==> job 8607: inputs <==
==> flow/design.v <==
`timescale 1ns / 1ps
module fifo
(
 input we,  
 input re,
 input clk,
 input rst,
 input [7:0] data_in,
 output full,
 output reg [7:0] data_o,
 output  empty
);
integer i;
reg [4:0] pr,pw;
reg [7:0] mem [31:0];
assign empty = (pw == pr);
assign full  = ((pw + 5'd1) == pr);
 always@(posedge clk )
begin
 if(!rst)
  begin
   pr<=5'd1;
   pw<=5'd1;
   for(i=0;i<=31;i=i+1)
    begin
      mem[i]<=8'b0;
    end
  end
else
begin
  if(re&&!empty)
   begin
     data_o<=mem[pr];
     pr<=pr+5'd1;
   end
  if(we&&!full )
   begin
     mem[pw]<=data_in;
     pw<=pw+5'd1;
   end
end
end
endmodule
`timescale 1ns / 1ps
module UART_User_interface(
input [7:0]data_in,
input [2:0]addr,
input wr_en,
input rd_en,
input rst,
input clk,
input fifo_full,
output reg [7:0]AXI_data_out,
output reg [7:0]data_fifo,
output reg fifo_wr_en,
output     [7:0]reg_array0,
output     [7:0]reg_array1,
output     [7:0]reg_array3,
output     [7:0]reg_array4
    );
 reg [7:0] mem [0:7];
assign reg_array0=mem[0];    
assign reg_array1=mem[1];    
assign reg_array3=mem[3];    
assign reg_array4=mem[4];    
always @ (posedge clk) begin
 if (!rst) begin
   mem[0] <= 8'b0;
   mem[1] <= 8'b0;
   mem[2] <= 8'b0;
   mem[3] <= 8'b0;
   mem[4] <= 8'b0;
   mem[5] <= 8'b0;
   mem[6] <= 8'b0;
   mem[7] <= 8'b0;
   AXI_data_out <= 8'b0;
   data_fifo <= 8'b0;
   fifo_wr_en <= 1'b0;
    end
 else begin
   if (wr_en) 
      begin
       mem[addr] <= data_in;
       AXI_data_out <= 0;
         if (addr== 3'b000&& !fifo_full && reg_array3[7] == 0)
         begin                              
            fifo_wr_en <= 1'b1;             
            data_fifo <= data_in;
            mem[5] <= 8'b11111101;
         end 
         else 
         begin
            mem[5]<= 8'b11111111;
            fifo_wr_en <= 1'b0;
            data_fifo <= 8'b0;
         end  
   end	  
   else if (rd_en) begin
	       AXI_data_out <= mem[addr];
	       fifo_wr_en <= 1'b0;
   end
   else begin
	      AXI_data_out <= 0;
	      fifo_wr_en <= 1'b0;
	      mem[5]<= 8'b11111111;
   end	 
 end
end
endmodule
`timescale 1ns / 1ps
module c_div
(
input control,               
input clk_cpu,               
input rst,
input [7:0] tx,              
input [7:0] rate,            
output reg baud_clock,       
output reg baud_tick         
);
reg [15:0] value_rate;
reg  [22:0] int_counter;
reg generate_clk;
always @( posedge clk_cpu)
begin
	if (!rst)
		begin
         value_rate <=16'b0;
		 int_counter <= 0;
	     baud_clock <=1;
         generate_clk <= 0;
         baud_tick <= 0;
		end
    else if (control) begin
         value_rate <= {rate,tx};
         generate_clk <= 1;
         baud_tick <= 0;
    end
    else if (generate_clk) begin
	      if (int_counter == ((value_rate/2)))   
		     begin
		      int_counter <= 0;
		      baud_clock <= ~baud_clock;
		      baud_tick <= ~baud_clock;
		      end
	      else begin
		      int_counter <= int_counter + 1;
		      baud_tick <= 0;
	      end
          end
    else begin
             value_rate <= 16'b0;
		     int_counter <= 0;
	         baud_clock <=1;
	         baud_tick <= 0;
         end
end
endmodule
`timescale 1ns / 1ps
module Process(
    input LCR0,                            
    input LCR1,
    input LCR2,                            
    input LCR3,                            
    input LCR4,                           
    input LCR5,
    input [7:0] data_in,  
    input fifo_empty,                      
    input clk,
    input reset,
    input tx_ready,                       
    output reg  fifo_read,                
    output reg [8:0] data_out,  
    output reg  [3:0] data_length,
    output reg [1:0] num_stop_bit,     
    output reg data_out_active         
    );
 reg  [3:0] data_in_length ;
 reg [7:0] data;
 reg [2:0] state;
 reg [2:0] next_state;
 reg parity;
 parameter  IDLE = 1'b0;
 parameter  data_processing = 1'b1;
always @(posedge clk)
begin
  if (reset==0)  state<= IDLE;
  else           state<= next_state;
end
always @*
 begin
   data_out_active =  0;
   data_out =0;
   num_stop_bit =0;
   data_length =0;
   fifo_read = 0;
   data = 0;
   data_in_length = 0;
   parity = 0;
   next_state = IDLE;
   case (state)
   IDLE:
     begin
    if ( fifo_empty == 0 && tx_ready)   
       begin                            
      fifo_read = 1;                     
     next_state = data_processing ;
       end
 end
data_processing:
    begin
    data_out_active=1;
 case({LCR0,LCR1})               
      2'b00:   begin data_in_length =5; data = {3'b000, data_in[4:0]}; end
      2'b01:   begin data_in_length =6; data = {2'b00,  data_in[5:0]}; end
      2'b10:   begin data_in_length =7; data = {1'b0,   data_in[6:0]}; end
      default: begin data_in_length =8; data = data_in;               end
 endcase
 parity = (^data) ^ LCR5;
     if (LCR3==1)
 begin
      data_length = data_in_length + 4'd1 ;
      data_out = {1'b0,data} | ({8'b0,parity} << data_in_length) ;
     end
 else
      begin
      data_length =  data_in_length;
      data_out = {1'b0,data};
      end
 case (LCR2)                             
 1'b0:    num_stop_bit=2'b01;    
 default: begin
        case({LCR0,LCR1})
        2'b00:   num_stop_bit=2'b10 ;     
        default: num_stop_bit= 2'b11 ;    
        endcase
     end
endcase
    if(!tx_ready)
       next_state=  IDLE;
    else
       next_state=  data_processing ;
    end
 default: begin
    next_state = IDLE;
 end
endcase
 end
endmodule
`timescale 1ns / 1ps
module transmitter(
    input [8:0] data_in,           
    input [1:0] num_stop_bit,
    input reset,
    input [3:0] data_length,            
    input MCR1,                   
    input clk,                   
    input baud_tick,             
    input data_valid ,            
    input n_CTS ,
    output reg  serial_data_out,
    output reg  n_RTS,                       
    output reg  tx_done,          
    output tx_ready              
    );
  reg  [9:0] data;
  reg [13:0] clk_counter;
  reg [3:0] length;
  reg [3:0] bit_counter;  
  reg start_transmit;
  reg tx;
  assign tx_ready = !tx_done;
always @(posedge clk)
 begin
   if (!reset) begin
        data <= 0;
        length <= 0;
        clk_counter <=0;
        bit_counter <= 0;
        n_RTS <= 1;
        tx_done <=0;
        serial_data_out <= 1;
        tx <=1;
       end
   else if (!baud_tick) begin
   end
   else if (data_valid && MCR1 && tx && !n_CTS) begin
         data <= {data_in[8:0],1'b0};      
         length <= data_length;
         bit_counter <= 0;
         tx_done <= 0;
         n_RTS <= 1;    
         tx <=0;
   end 
  else if ( MCR1 && !tx)begin
    n_RTS <= 0;   
    if (bit_counter <= length) begin
       if (clk_counter == 15) begin              
          clk_counter <=  0;                     
          bit_counter <= bit_counter + 1;
          serial_data_out <= data[0];
          data <= {1'b0,data[9:1]};
          end
       else  begin
          serial_data_out <= data[0];
          clk_counter <= clk_counter +1;
        end      
     end
    else begin
     n_RTS <= 0;
        case (num_stop_bit)
      2'b01: begin
           if (clk_counter == 15)begin             
             clk_counter <=  0;
             tx_done <= 1;
             tx<=1;       
             serial_data_out <= 1;
              end
           else  begin
             serial_data_out <=1;
             clk_counter <= clk_counter +1;            
           end
       end
      2'b10:begin                         
           if (clk_counter == 23)begin            
             clk_counter <=  0;
             tx_done <= 1;
             tx<=1;     
             serial_data_out <=1;
              end
           else  begin
             clk_counter <= clk_counter +1;
              serial_data_out <=1;              
              end         
       end
    2'b11:begin
           if (clk_counter == 31)begin             
             clk_counter <=  0;
             tx_done <= 1;
             tx<=1;      
             serial_data_out <=1;
              end
           else  begin
             clk_counter <= clk_counter +1;
             serial_data_out <=1;             
              end         
      end
    default begin
           if (clk_counter == 15)begin             
             clk_counter <=  0;
             tx_done <= 1;
             tx<=1;         
             serial_data_out <=1;
              end
           else  begin
             clk_counter <= clk_counter +1; 
             serial_data_out <=1;            
              end       
     end
     endcase
    end    
 end
 else begin
       data <= 0;
       length <= 0;
       clk_counter <=0;
       bit_counter <= 0;
       n_RTS <= 1;
       tx_done <=0;
       serial_data_out <= 1;
       tx <= 1;
 end 
end
endmodule
`timescale 1ns / 1ps
module UART_Top_Module(
input clk,                      
input rst,                      
input [7:0] data_in,            
input wr_en,rd_en,              
input [2:0] address,            
output  [7:0]data_o,            
output  serial_data_out,        
output  n_RTS,                  
output  tx_done,                
input   n_CTS                 
);
wire b1;
wire [7:0]b2;
wire b3;
wire [7:0]ar0;
wire [7:0]ar1;
wire [7:0]ar3;
wire [7:0]ar4;
wire e1, e2;
wire [8:0]e3;
wire [1:0]e4;
wire [3:0]e5;
wire e6;
wire c1, c3;
wire [7:0]c2;
wire  d1, d2;
assign tx_done = e6;
 UART_User_interface UI1 ( .clk(clk), .rst(rst),
  .wr_en(wr_en), .rd_en(rd_en), .data_in(data_in)
  , .addr(address), .fifo_full(b1),
  .data_fifo(b2), .fifo_wr_en(b3), .AXI_data_out(data_o),
  .reg_array0(ar0), .reg_array1(ar1), .reg_array3(ar3)
  , .reg_array4(ar4)
  );
  fifo F1( .clk(clk), .rst(rst),
  .we(b3), .data_in(b2), .re(c1),
  .full(b1), .data_o(c2), .empty(c3));
  c_div CD1( .rst(rst),
  .clk_cpu(clk), .tx(ar0), .rate(ar1), .control(ar3[7]),
  .baud_clock(d1), .baud_tick(d2));
  Process pr(
  .clk(clk), 
  .reset(rst),
  .data_in(c2), 
  .fifo_empty(c3), 
  .tx_ready(e1),
  .LCR0(ar3[0]), 
  .LCR1(ar3[1]),
  .LCR2(ar3[2]),
  .LCR3(ar3[3]),
  .LCR4(ar3[4]),
  .LCR5(ar3[5]),
  .fifo_read(c1), 
  .data_out_active(e2),
  .data_out(e3), 
  .num_stop_bit(e4),
  .data_length(e5));
  transmitter TX(  .reset(rst),
  .data_valid(e2), .data_in(e3), .num_stop_bit(e4), .data_length(e5), .MCR1(ar4[1]), .clk(clk), .baud_tick(d2),
  .serial_data_out(serial_data_out), .n_RTS(n_RTS), .tx_done(e6),.tx_ready(e1),.n_CTS(n_CTS));
 endmodule
==> flow/run.sh <==
#!/bin/bash
# the make line also repeats each setting of config.mk as NAME=value (left out here)
make -C /OpenROAD-flow-scripts/flow DESIGN_CONFIG=/design/flow/config.mk WORK_HOME=/design/flow/orfs CLKGATE_MAP_FILE= finish
==> flow/config.mk <==
export PLATFORM = sky130hd
export DESIGN_NAME = UART_Top_Module
export DESIGN_NICKNAME = UART_Top_Module
export VERILOG_FILES = /design/flow/design.v
export SDC_FILE = /design/flow/constraint.sdc
export NUM_CORES = 4
export LEC_CHECK = 0
export ABC_AREA = 0
export CAP_MARGIN = 20
export CELL_PAD_IN_SITES_DETAIL_PLACEMENT = 0
export CELL_PAD_IN_SITES_GLOBAL_PLACEMENT = 0
export CORE_MARGIN = 2
export CORE_UTILIZATION = 66
export CTS_CLUSTER_DIAMETER = 295
export GPL_TIMING_DRIVEN = 1
export PLACE_DENSITY_LB_ADDON = 0.29
export SLEW_MARGIN = 20
==> flow/constraint.sdc <==
create_clock -name core_clock -period 2.39 [get_ports {clk}]
set_input_delay 0.4780 -clock core_clock [delete_from_list [all_inputs] [get_ports {clk}]]
set_output_delay 0.4780 -clock core_clock [all_outputs]
set_load 0.01 [all_outputs]
==> job 3909: changes against job 8607 <==
==> flow/config.mk (replaced) <==
export PLATFORM = sky130hd
export DESIGN_NAME = UART_Top_Module
export DESIGN_NICKNAME = UART_Top_Module
export VERILOG_FILES = /design/flow/design.v
export SDC_FILE = /design/flow/constraint.sdc
export NUM_CORES = 4
export LEC_CHECK = 0
export ABC_AREA = 1
export CAP_MARGIN = 20
export CORE_MARGIN = 2
export CORE_UTILIZATION = 72
export CTS_CLUSTER_SIZE = 72
export SLEW_MARGIN = 20
==> flow/constraint.sdc (replaced) <==
create_clock -name core_clock -period 2.01 [get_ports {clk}]
set_input_delay 0.4020 -clock core_clock [delete_from_list [all_inputs] [get_ports {clk}]]
set_output_delay 0.4020 -clock core_clock [all_outputs]
set_load 0.01 [all_outputs]
==> job 7917: changes against job 8607 <==
==> flow/config.mk (replaced) <==
export PLATFORM = sky130hd
export DESIGN_NAME = UART_Top_Module
export DESIGN_NICKNAME = UART_Top_Module
export VERILOG_FILES = /design/flow/design.v
export SDC_FILE = /design/flow/constraint.sdc
export NUM_CORES = 4
export LEC_CHECK = 0
export CAP_MARGIN = 20
export CORE_MARGIN = 2
export CORE_UTILIZATION = 72
export PLACE_DENSITY_LB_ADDON = 0.01
export SETUP_SLACK_MARGIN = 0.62
export SLEW_MARGIN = 20
==> flow/constraint.sdc (replaced) <==
create_clock -name core_clock -period 2.16 [get_ports {clk}]
set_input_delay 0.4320 -clock core_clock [delete_from_list [all_inputs] [get_ports {clk}]]
set_output_delay 0.4320 -clock core_clock [all_outputs]
set_load 0.01 [all_outputs]
==> job 5346: changes against job 8607 <==
==> flow/config.mk (replaced) <==
export PLATFORM = sky130hd
export DESIGN_NAME = UART_Top_Module
export DESIGN_NICKNAME = UART_Top_Module
export VERILOG_FILES = /design/flow/design.v
export SDC_FILE = /design/flow/constraint.sdc
export NUM_CORES = 4
export LEC_CHECK = 0
export CAP_MARGIN = 20
export CORE_MARGIN = 2
export CORE_UTILIZATION = 72
export PLACE_DENSITY = 0.35
export SETUP_SLACK_MARGIN = 0.63
export SLEW_MARGIN = 20
==> flow/constraint.sdc (replaced) <==
create_clock -name core_clock -period 2.18 [get_ports {clk}]
set_input_delay 0.4360 -clock core_clock [delete_from_list [all_inputs] [get_ports {clk}]]
set_output_delay 0.4360 -clock core_clock [all_outputs]
set_load 0.01 [all_outputs]
==> comparison table <==
item                                                                  job 8607              job 5346              job 3909              job 7917
Status                                                         failed layout checks  failed layout checks  failed layout checks  failed layout checks
Reasons for failing layout checks                         negative setup slack  negative setup slack  negative setup slack  negative setup slack
Post-DR wirelength/cell                                                23.9 um               32.6 um               26.0 um               38.7 um
Detailed-routed wire length on met3                                    3.45 mm               8.52 mm               9.84 mm               13.5 mm
Floorplan net count                                                      1,515                 1,515                 2,142                 1,515
Peak VDD IR                                                           0.702 mV              0.878 mV              0.935 mV              0.942 mV
Number of cells on the worst hold path                                       1                     3                     3                     2
Die boundary width                                                      178 um                171 um                171 um                171 um
Power density cells                                                 811 nW/um2            857 nW/um2           1010 nW/um2            883 nW/um2
Clock buffers and inverters, area share                                 0.0616                0.0531                0.0573                0.0569
Path length in cells of the critical path                                    9                     5                     8                     8
Number of non-clock buffers                                                128                   221                   185                   224
RePlAce Congestion                                                       0.853                 0.842                 0.917                 0.906
Vias per inst                                                             6.36                  7.25                  6.82                  7.95
Instance count of the mapped netlist                                     1,483                 1,483                 2,110                 1,483
Non-clk buf share                                                       0.0535                0.0936                0.0833                 0.101
Cell-internal power                                                    14.2 mW               15.7 mW               16.6 mW               16.5 mW
Standby leakage power                                                  8.26 nW               9.08 nW               8.63 nW               9.41 nW
Count of tool warnings                                                      35                    37                    37                    35
Ant. Diodes                                                                  0                     1                     0                     8
Number of global-route vias before repair                               12,600                14,000                16,600                14,500
Final setup skew                                                       13.1 ps               24.7 ps               31.0 ps               33.7 ps
Multiplexer share                                                        0.119                 0.119                     0                 0.119
Post-synthesis cell type with the largest instance count              edfxtp_1              edfxtp_1                nor2_1              edfxtp_1
Aggregate global-route resource usage                                    0.300                 0.388                 0.406                 0.426
M1 GR Usage                                                              0.400                 0.500                 0.483                 0.548

* * *

==> run M: inputs <==
Starts from the design.v that is shown in full above.
make LEC_CHECK=0 CAP_MARGIN=20 CORE_MARGIN=2 CORE_UTILIZATION=40 SLEW_MARGIN=20 finish   # period 3.57 ns
run.sh (not shown) runs the stock make flow with config.mk's settings and CLKGATE_MAP_FILE=.
==> run E (differences from run M) <==
--- a/flow/config.mk
+++ b/flow/config.mk
@@ -6,6 +6,8 @@
 export NUM_CORES = 4
 export LEC_CHECK = 0
 export CAP_MARGIN = 20
-export CORE_MARGIN = 2
-export CORE_UTILIZATION = 40
+export CORE_ASPECT_RATIO = 0.62
+export CORE_MARGIN = 7
+export CORE_UTILIZATION = 38
+export MAX_ROUTING_LAYER = met4
 export SLEW_MARGIN = 20
==> flow/constraint.sdc (replaced) <==
create_clock -name core_clock -period 3.03 [get_ports {clk}]
set_input_delay 0.6060 -clock core_clock [delete_from_list [all_inputs] [get_ports {clk}]]
set_output_delay 0.6060 -clock core_clock [all_outputs]
set_load 0.01 [all_outputs]
==> qor summary <==
Clock buffer count from CTS: run E 41; run M 47
Effective utilization at floorplan: run E 0.384; run M 0.403
Met3 wire length: run E 5.37 mm; run M 2.70 mm
Clock buffer instance count of the final layout: run E 55; run M 60
Average wire per cell in the routed design: run E 21.9 microns; run M 21.1 microns
Busiest grt layer: run E met1; run M met2
Met2 layer wire length in the routed design: run E 19.5 mm; run M 21.2 mm
Required time of the worst setup path: run E 3.20 ns; run M 3.77 ns
Routed length on met1: run E 24.3 mm; run M 21.5 mm
Outcome: run E no timing/DRC/antenna violations; run M no timing/DRC/antenna violations
Row count: run E 66; run M 82
Violation tally from detailed-route iteration zero: run E 1569; run M 1084
Area grow syn2layout: run E 13.5%; run M 12.9%
Post-Place Cell Area: run E 21400 sq um; run M 21100 sq um
Tightest slew margin relative to the limit: run E 0.268; run M 0.263
Static leakage power: run E 7.94 nW; run M 7.88 nW
Die Y-Extent: run E 195 microns; run M 228 microns
Share of power burned in combinational logic: run E 0.166; run M 0.151
Final cell utilization of the core: run E 0.436; run M 0.455
Number of non-filler instances in the completed layout: run E 2274; run M 2220
Number of nets in the final layout: run E 1559; run M 1541
Area inside the core boundary: run E 52400 sq um; run M 49900 sq um
Max VDD drop: run E 0.394 mV; run M 0.337 mV
Relative contribution of the clock network to total power: run E 0.371; run M 0.388
Maximum number of pins on one net before global-route repair: run E 69; run M 64
Wire length of the first global-routing pass: run E 75.9 mm; run M 73.0 mm
Power and IR drop assume default switching activity.
